==> flow/design.v (excerpt) <==
module fir_7_7(
    input clk,
    input rst,
    input [7:0] weight_data,
    input [2:0] weight_idx,
    input weight_valid,
    output weight_ready,
    input [7:0] input_data,
    input input_valid,
    output input_ready,
    output [15:0] output_data,
    input output_ready,
    output output_valid 
    );
Size in the first run: about 130 flip-flops, ~0.020 mm^2 of cells after synthesis.
export LEC_CHECK = 0
export CAP_MARGIN = 20
export CORE_MARGIN = 2
export CORE_UTILIZATION = 9
export SLEW_MARGIN = 20
create_clock -name core_clock -period 9.52 [get_ports {clk}]
run.sh (not shown) runs the stock make flow with config.mk's settings and CLKGATE_MAP_FILE=.
Next try:
- CORE_UTILIZATION: 9 -> 29
- clock period: 9.52 -> 7.51 ns (I/O delays scaled with it)
Effect: Via count went down slightly; power went up by a quarter to a third; wire length went down by a few percent; setup slack degrades by 1.8 ns; maximum frequency went up by a few percent; first-iteration DRC count went down by a few percent; worst hold slack degrades by 0.018 ns; synthesized area stays the same.
Next try:
- ABC_AREA: not set -> 1
- CORE_UTILIZATION: 29 -> 65
- CTS_CLUSTER_DIAMETER: not set -> 163
- CTS_CLUSTER_SIZE: not set -> 98
- clock period: 7.51 -> 9.52 ns (I/O delays scaled with it)
Effect: The changed run went through all stages and came out clean; register-to-register slack improves by 2.1 ns; via count rose by 13%; sequential power fell by 11%; count of clock-buffer cells in the layout fell by 2; core utilization rose by 36 points.
Next try:
- CORE_UTILIZATION: 65 -> 54
- clock period: 9.52 -> 4.34 ns (I/O delays scaled with it)
What happened: This time the run reached the layout checks and failed them: setup timing; synthesized area does not change; total power went up to 3.0 times its value; cell count went up by roughly a tenth; non-clock buffer count went up by 263; global-route usage went down by 4.1 points; wire length went up by a little under a tenth; final area went up by about a fifth; die area went up by about a fifth; core utilization went down by 3.3 points.


Starting RTL as in the previous note.
## fir_7_7
module fir_7_7(
    input clk,
    input rst,
    input [7:0] weight_data,
    input [2:0] weight_idx,
    input weight_valid,
    output weight_ready,
    input [7:0] input_data,
    input input_valid,
    output input_ready,
    output [15:0] output_data,
    input output_ready,
    output output_valid 
    );
clock: 8.0 ns
lec_check: 0
cap_margin: 20
core_aspect_ratio: 0.5
core_margin: 2
core_utilization: 28
cts_cluster_diameter: 178
cts_cluster_size: 98
place_density: 0.4
setup_slack_margin: -0.76
slew_margin: 0
Change:
Settings changed: ABC_AREA set to 1, CORE_ASPECT_RATIO 0.5 to 1.91, CORE_UTILIZATION 28 to 40, CTS_CLUSTER_DIAMETER 178 to 235, CTS_CLUSTER_SIZE 98 to 53, GPL_ROUTABILITY_DRIVEN set to 0, PLACE_DENSITY 0.4 to 0.63, SETUP_SLACK_MARGIN -0.76 to not set, SLEW_MARGIN 0 to 5.
=>
- setup slack improves by 0.32 ns
- global-route usage grows by 5.1 points
- die area shrinks by 26%
- fmax grows by 4.5%
- synthesized cell count grows by 23%
- critical path depth grows by 3
- core utilization grows by 12 points
Change:
Settings changed: ABC_AREA 1 to not set, CORE_ASPECT_RATIO 1.91 to not set, CTS_CLUSTER_DIAMETER 235 to 178, CTS_CLUSTER_SIZE 53 to 98, GPL_ROUTABILITY_DRIVEN 0 to not set, PLACE_DENSITY 0.63 to 0.4, SETUP_SLACK_MARGIN set to -0.76, SLEW_MARGIN 5 to 0.
Sequential share of layout area increases by 0.32 points.
Wire length increases by 3.1%.
First-iteration DRC count increases by 2.3%.
Global-route usage increases by 2.3 points.
Count of clock-buffer cells in the layout increases by 4.
Combinational power decreases by 89%.
Total power decreases by 48%.
Final area decreases by 2.2%.
Non-clock buffer count increases by 24.
Clock skew barely changes.
Change:
Settings changed: ABC_AREA set to 1, CORE_ASPECT_RATIO set to 1.91, CORE_UTILIZATION 40 to 19, CTS_CLUSTER_DIAMETER 178 to 235, CTS_CLUSTER_SIZE 98 to 87, GPL_ROUTABILITY_DRIVEN set to 0, PLACE_DENSITY 0.4 to not set, PLACE_DENSITY_LB_ADDON set to 0.27, SETUP_SLACK_MARGIN -0.76 to not set, SLEW_MARGIN 0 to 35.
Result:
- register-to-register slack gains 0.15 ns
- worst hold slack gains 0.0036 ns
- core utilization goes down by 23 points
- global-route usage goes down by 13 points
- design area goes up by about 8%
- clock-buffer cell count is unchanged
No activity file was given, so power comes from the tool's default toggle rates.
